==> run a: inputs <==
==> flow/design.v <==
module testpc(
	clock,   
	reset,   
	pc,   
	instruction,   
	mem_data,   
	mem_addr,   
	mem_wdata,   
	mwrite_enable,
	mread_enable,
	regwrite_enable,   
	write_addr,   
	reg_write_data   
	);
	input clock, reset;
	input [15:0] instruction, mem_data;
	output [15:0] pc, mem_addr, mem_wdata;
	output [15:0] reg_write_data;
	output mwrite_enable, mread_enable, regwrite_enable;
	output [2:0] write_addr;
	reg [15:0] pc, read_data1, read_data2, ext_imm_data, alu_result;
	reg [15:0] reg_write_data;
	reg [15:0] jump_addr, branch_addr;
	reg [15:0] mwrite_addr, mread_addr;
	reg [6:0] imm_data;
	reg [2:0] read_addr1, read_addr2, write_addr;
	reg [1:0] result_sel;
	reg regwrite_enable, func_sel, imm_sel, mwrite_enable;
	reg mread_enable, memtoreg_sel, jump_enable, branch_enable;
	reg [15:0] reg_table[0:7];
	reg [15:0] c, temp;
	reg c1, c2, s1;
	wire [15:0] b1;
	wire [15:0] and_result, not_result;
	assign mem_addr = alu_result;
	assign mem_wdata = read_data2;
	always@(posedge clock or negedge reset)
	begin
		if(reset == 1'b0)
			pc <= 16'b0000000000000000;
		else if(branch_enable == 1'b1)
		begin
			if(alu_result == 0)
				pc <= pc + branch_addr;
			else
				pc <= pc + 16'b0000000000000001;
		end
		else if(jump_enable == 1'b1)
			pc <= 16'b0000000000000000 + jump_addr;
		else
			pc <= pc + 16'b0000000000000001;
	end
	always@(instruction)
	begin
		begin
			if(instruction[15:13] == 3'b001 && instruction[3:0] <= 4'b0010)   
			begin
				if(instruction[3:0] == 4'b0000)   
				begin
					read_addr1 = instruction[12:10]; 
					read_addr2 = instruction[9:7];  
					write_addr = instruction[6:4];  
					imm_data = 7'b0000000;
					mwrite_addr = 16'b0000000000000000;
					mread_addr = 16'b0000000000000000;
					jump_addr = 16'b0000000000000000;
					branch_addr = 16'b0000000000000000;
					regwrite_enable = 1'b1;
					func_sel = 1'b0;
					result_sel = 2'b00;
					imm_sel = 1'b0;
					mwrite_enable = 1'b0;
					mread_enable = 1'b0;
					memtoreg_sel = 1'b0;
					jump_enable = 1'b0;
					branch_enable = 1'b0;
				end
				else if(instruction[3:0] == 4'b0001)   
				begin
					read_addr1 = instruction[12:10];  
					read_addr2 = instruction[9:7];  
					write_addr = instruction[6:4];  
					imm_data = 7'b0000000;
					mwrite_addr = 16'b0000000000000000;
					mread_addr = 16'b0000000000000000;
					jump_addr = 16'b0000000000000000;
					branch_addr = 16'b0000000000000000;
					regwrite_enable = 1'b1;
					func_sel = 1'b0;
					result_sel = 2'b10;
					imm_sel = 1'b0;
					mwrite_enable = 1'b0;
					mread_enable = 1'b0;
					memtoreg_sel = 1'b0;
					jump_enable = 1'b0;
					branch_enable =	1'b0;		
				end
				else   
				begin
					read_addr1 = instruction[12:10];  
					read_addr2 = instruction[9:7];  
					write_addr = instruction[6:4];  
					imm_data = 7'b0000000;
					mwrite_addr = 16'b0000000000000000;
					mread_addr = 16'b0000000000000000;
					jump_addr = 16'b0000000000000000;
					branch_addr = 16'b0000000000000000;
					regwrite_enable = 1'b1;
					func_sel = 1'b0;
					result_sel = 2'b11;
					imm_sel = 1'b0;
					mwrite_enable = 1'b0;
					mread_enable = 1'b0;
					memtoreg_sel = 1'b0;
					jump_enable = 1'b0;
					branch_enable =	1'b0;		
				end
			end
			else if(instruction[15:13] == 3'b011)   
			begin
				read_addr1 = instruction[12:10];  
				read_addr2 = 3'b000; 
				write_addr = instruction[9:7];  
				imm_data = instruction[6:0];  
				mwrite_addr = 16'b0000000000000000;
				mread_addr = 16'b0000000000000000;
				jump_addr = 16'b0000000000000000;
				branch_addr = 16'b0000000000000000;
				regwrite_enable = 1'b1;
				func_sel = 1'b0;
				result_sel = 2'b00;
				imm_sel = 1'b1;
				mwrite_enable = 1'b0;
				mread_enable = 1'b0;
				memtoreg_sel = 1'b0;
				jump_enable = 1'b0;
				branch_enable =	1'b0;	
			end
			else if(instruction[15:13] == 3'b100)   
			begin
				read_addr1 = instruction[12:10]; 
				read_addr2 = 3'b000;  
				write_addr = instruction[9:7]; 
				imm_data = instruction[6:0];  
				mwrite_addr = 16'b0000000000000000;
				mread_addr = instruction[12:10];
				jump_addr = 16'b0000000000000000;
				branch_addr = 16'b0000000000000000;
				regwrite_enable = 1'b1;
				func_sel = 1'b0;
				result_sel = 2'b00;
				imm_sel = 1'b1;
				mwrite_enable = 1'b0;
				mread_enable = 1'b1;
				memtoreg_sel = 1'b1;
				jump_enable = 1'b0;
				branch_enable =	1'b0;	
			end
			else if(instruction[15:13] == 3'b101)   
			begin
				read_addr1 = instruction[12:10]; 
				read_addr2 = instruction[9:7];
				write_addr = 3'b000;
				imm_data = instruction[6:0]; 
				mwrite_addr = instruction[9:7]; 
				mread_addr = 16'b0000000000000000;
				jump_addr = 16'b0000000000000000;
				branch_addr = 16'b0000000000000000;
				regwrite_enable = 1'b0;
				func_sel = 1'b0;
				result_sel = 2'b00;
				imm_sel = 1'b1;
				mwrite_enable = 1'b1;
				mread_enable = 1'b0;
				memtoreg_sel = 1'b0;
				jump_enable = 1'b0;
				branch_enable =	1'b0;	
			end
			else if(instruction[15:13] == 3'b110)   
			begin
				read_addr1 = instruction[12:10]; 
				read_addr2 = instruction[9:7]; 
				write_addr = 3'b000;
				imm_data = instruction[6:0]; 
				mwrite_addr = 16'b0000000000000000;
				mread_addr = 16'b0000000000000000;
				jump_addr = 16'b0000000000000000;
				branch_addr = instruction[6:0];
				regwrite_enable = 1'b0;
				func_sel = 1'b1;
				result_sel = 2'b00;
				imm_sel = 1'b0;
				mwrite_enable = 1'b0;
				mread_enable = 1'b0;
				memtoreg_sel = 1'b0;
				jump_enable = 1'b0;
				branch_enable =	1'b1;	
			end
			else if(instruction[15:13] == 3'b111)   
			begin
				read_addr1 = 3'b000;
				read_addr2 = 3'b000; 
				write_addr = 3'b000;
				imm_data = 7'b0000000;
				mwrite_addr = 16'b0000000000000000;
				mread_addr = 16'b0000000000000000;
				jump_addr = instruction[12:0];   
				branch_addr = 16'b0000000000000000;
				regwrite_enable = 1'b0;
				func_sel = 1'b0;
				result_sel = 2'b00;
				imm_sel = 1'b0;
				mwrite_enable = 1'b0;
				mread_enable = 1'b0;
				memtoreg_sel = 1'b0;
				jump_enable = 1'b1;
				branch_enable = 1'b0;	
			end
			else   
			begin
				read_addr1 = 3'b000;
				read_addr2 = 3'b000;
				write_addr = 3'b000;
				imm_data = 7'b0000000;
				mwrite_addr = 16'b0000000000000000;
				mread_addr = 16'b0000000000000000;
				jump_addr = 16'b0000000000000000;
				branch_addr = 16'b0000000000000000;
				regwrite_enable = 1'b0;
				func_sel = 1'b0;
				result_sel = 2'b00;
				imm_sel = 1'b0;
				mwrite_enable = 1'b0;
				mread_enable = 1'b0;
				memtoreg_sel = 1'b0;
				jump_enable = 1'b0;
				branch_enable =	1'b0;	
			end
		end
	end
	always@(alu_result, mem_data, memtoreg_sel)
	begin
		if(memtoreg_sel == 1'b1)
			reg_write_data = mem_data;
		else
			reg_write_data = alu_result;
	end
	always@(posedge clock or negedge reset)
	begin
		if(reset == 1'b0)   
		begin
			reg_table[0] <= 16'b0000000000000000;
			reg_table[1] <= 16'b0000000000000000;
			reg_table[2] <= 16'b0000000000000000;
			reg_table[3] <= 16'b0000000000000000;
			reg_table[4] <= 16'b0000000000000000;
			reg_table[5] <= 16'b0000000000000000;
			reg_table[6] <= 16'b0000000000000000;
			reg_table[7] <= 16'b0000000000000000;
		end
		else if(regwrite_enable == 1'b1)
			reg_table[write_addr] <= reg_write_data;
	end
	always@(*)
	begin
		read_data1 = reg_table[read_addr1];
		read_data2 = reg_table[read_addr2];
	end
	reg [15:0] mux_data;
	reg [15:0] adder_result;	
	always@(imm_data)
	begin
		if(imm_data[6] == 1'b1)
			ext_imm_data = 16'b1111111110000000 + imm_data;
		else
			ext_imm_data = 16'b0000000000000000 + imm_data;
	end
	always@(read_data2, ext_imm_data, imm_sel)
	begin
		if(imm_sel == 1'b0)
			mux_data = read_data2;
		else
			mux_data = ext_imm_data;
	end
	always@(mux_data, b1, func_sel)
	case(func_sel)
		1'b0 : temp = mux_data;
		1'b1 : temp = ~mux_data + 1;
	endcase
	assign b1 = temp;
	always@(*)
	begin
	adder_result[0] = read_data1[0] ^ b1[0];
	c[0] = read_data1[0] & b1[0];	
	s1 = b1[1] ^ c[0];
	c1 = b1[1] & c[0];
	adder_result[1] = read_data1[1] ^ s1;
	c2 = read_data1[1] & s1;
	c[1] = c1 | c2;
	s1 = b1[2] ^ c[1];
	c1 = b1[2] & c[1];
	adder_result[2] = read_data1[2] ^ s1;
	c2 = read_data1[2] & s1;
	c[2] = c1 | c2;	
	s1 = b1[3] ^ c[2];
	c1 = b1[3] & c[2];
	adder_result[3] = read_data1[3] ^ s1;
	c2 = read_data1[3] & s1;
	c[3] = c1 | c2;
	s1 = b1[4] ^ c[3];
	c1 = b1[4] & c[3];
	adder_result[4] = read_data1[4] ^ s1;
	c2 = read_data1[4] & s1;
	c[4] = c1 | c2;
	s1 = b1[5] ^ c[4];
	c1 = b1[5] & c[4];
	adder_result[5] = read_data1[5] ^ s1;
	c2 = read_data1[5] & s1;
	c[5] = c1 | c2;
	s1 = b1[6] ^ c[5];
	c1 = b1[6] & c[5];
	adder_result[6] = read_data1[6] ^ s1;
	c2 = read_data1[6] & s1;
	c[6] = c1 | c2;
	s1 = b1[7] ^ c[6];
	c1 = b1[7] & c[6];
	adder_result[7] = read_data1[7] ^ s1;
	c2 = read_data1[7] & s1;
	c[7] = c1 | c2;
	s1 = b1[8] ^ c[7];
	c1 = b1[8] & c[7];
	adder_result[8] = read_data1[8] ^ s1;
	c2 = read_data1[8] & s1;
	c[8] = c1 | c2;
	s1 = b1[9] ^ c[8];
	c1 = b1[9] & c[8];
	adder_result[9] = read_data1[9] ^ s1;
	c2 = read_data1[9] & s1;
	c[9] = c1 | c2;
	s1 = b1[10] ^ c[9];
	c1 = b1[10] & c[9];
	adder_result[10] = read_data1[10] ^ s1;
	c2 = read_data1[10] & s1;
	c[10] = c1 | c2;
	s1 = b1[11] ^ c[10];
	c1 = b1[11] & c[10];
	adder_result[11] = read_data1[11] ^ s1;
	c2 = read_data1[11] & s1;
	c[11] = c1 | c2;
	s1 = b1[12] ^ c[11];
	c1 = b1[12] & c[11];
	adder_result[12] = read_data1[12] ^ s1;
	c2 = read_data1[12] & s1;
	c[12] = c1 | c2;
	s1 = b1[13] ^ c[12];
	c1 = b1[13] & c[12];
	adder_result[13] = read_data1[13] ^ s1;
	c2 = read_data1[13] & s1;
	c[13] = c1 | c2;
	s1 = b1[14] ^ c[13];
	c1 = b1[14] & c[13];
	adder_result[14] = read_data1[14] ^ s1;
	c2 = read_data1[14] & s1;
	c[14] = c1 | c2;
	s1 = b1[15] ^ c[14];
	c1 = b1[15] & c[14];
	adder_result[15] = read_data1[15] ^ s1;
	c2 = read_data1[15] & s1;
	c[15] = c1 | c2;
	end
	assign and_result = read_data1 & mux_data;
	assign not_result = ~read_data1 + mux_data;
	always@(adder_result, and_result, not_result, result_sel)
	case(result_sel)
		2'b00 : alu_result = adder_result;
		2'b01 : 
		begin
			if(adder_result >= 0)
				alu_result = 8'b00000000;
			else
				alu_result = 8'b00000001;
		end
		2'b10 : alu_result = and_result;
		2'b11 : alu_result = not_result;
	endcase
endmodule
==> flow/run.sh <==
#!/bin/bash
# the make line also repeats each setting of config.mk as NAME=value (left out here)
make -C /OpenROAD-flow-scripts/flow DESIGN_CONFIG=/design/flow/config.mk WORK_HOME=/design/flow/orfs CLKGATE_MAP_FILE= finish
==> flow/config.mk <==
export PLATFORM = sky130hd
export DESIGN_NAME = testpc
export DESIGN_NICKNAME = testpc
export VERILOG_FILES = /design/flow/design.v
export SDC_FILE = /design/flow/constraint.sdc
export NUM_CORES = 4
export LEC_CHECK = 0
export ABC_AREA = 1
export CAP_MARGIN = 20
export CELL_PAD_IN_SITES_GLOBAL_PLACEMENT = 1
export CORE_MARGIN = 5
export CORE_UTILIZATION = 32
export CTS_CLUSTER_DIAMETER = 351
export CTS_CLUSTER_SIZE = 54
export GPL_ROUTABILITY_DRIVEN = 0
export MAX_ROUTING_LAYER = met5
export PLACE_DENSITY_LB_ADDON = 0.11
export SLEW_MARGIN = 20
==> flow/constraint.sdc <==
create_clock -name core_clock -period 20.8 [get_ports {clock}]
set_input_delay 4.1600 -clock core_clock [delete_from_list [all_inputs] [get_ports {clock}]]
set_output_delay 4.1600 -clock core_clock [all_outputs]
set_load 0.01 [all_outputs]
==> run b (differences from run a) <==
Settings changed: CELL_PAD_IN_SITES_GLOBAL_PLACEMENT 1 to unset, CORE_MARGIN 5 to 2, CORE_UTILIZATION 32 to 68, CTS_CLUSTER_DIAMETER 351 to unset, CTS_CLUSTER_SIZE 54 to 39, GPL_ROUTABILITY_DRIVEN 0 to unset, HOLD_SLACK_MARGIN set to 0.27, MAX_ROUTING_LAYER met5 to unset, PLACE_DENSITY_LB_ADDON 0.11 to unset.
==> flow/constraint.sdc (replaced) <==
create_clock -name core_clock -period 8.77 [get_ports {clock}]
set_input_delay 1.7540 -clock core_clock [delete_from_list [all_inputs] [get_ports {clock}]]
set_output_delay 1.7540 -clock core_clock [all_outputs]
set_load 0.01 [all_outputs]
==> comparison table <==
                                                                          run b                       run a
Result of the run                                     aborted with a tool error              finished clean
Failing step                                                            5_1_grt                           -
Setup fix buffers added after clock tree synthesis                           74                           0
Die Ht                                                                   133 um                      199 um
Number of placed instances with taps included                              2165                        2210
Die width                                                                133 um                      199 um
Area inside the core boundary                                       16500 sq um                 35400 sq um
Std cell rows                                                                47                          69
Area of the die                                                     17800 sq um                 39500 sq um
Resize count post-CTS                                                       166                           0
Synth Area per Inst                                                  6.73 sq um                  6.73 sq um
Placed Area                                                         14200 sq um                 12800 sq um
Clk root buf                                         sky130_fd_sc_hd__clkbuf_16  sky130_fd_sc_hd__clkbuf_16
Half-perimeter wire length after detailed placement                     32.1 mm                     36.0 mm
Init Core Util                                                            69.2%                       32.2%
Setup Slack @ Placement                                                -2.99 ns                     1.83 ns
TritonCTS Buffers                                                            17                          17
Dominant register cell in the synthesized netlist      sky130_fd_sc_hd__dfrtp_1    sky130_fd_sc_hd__dfrtp_1
Simple-Gate Fraction of Synth Area                                        34.1%                       34.1%
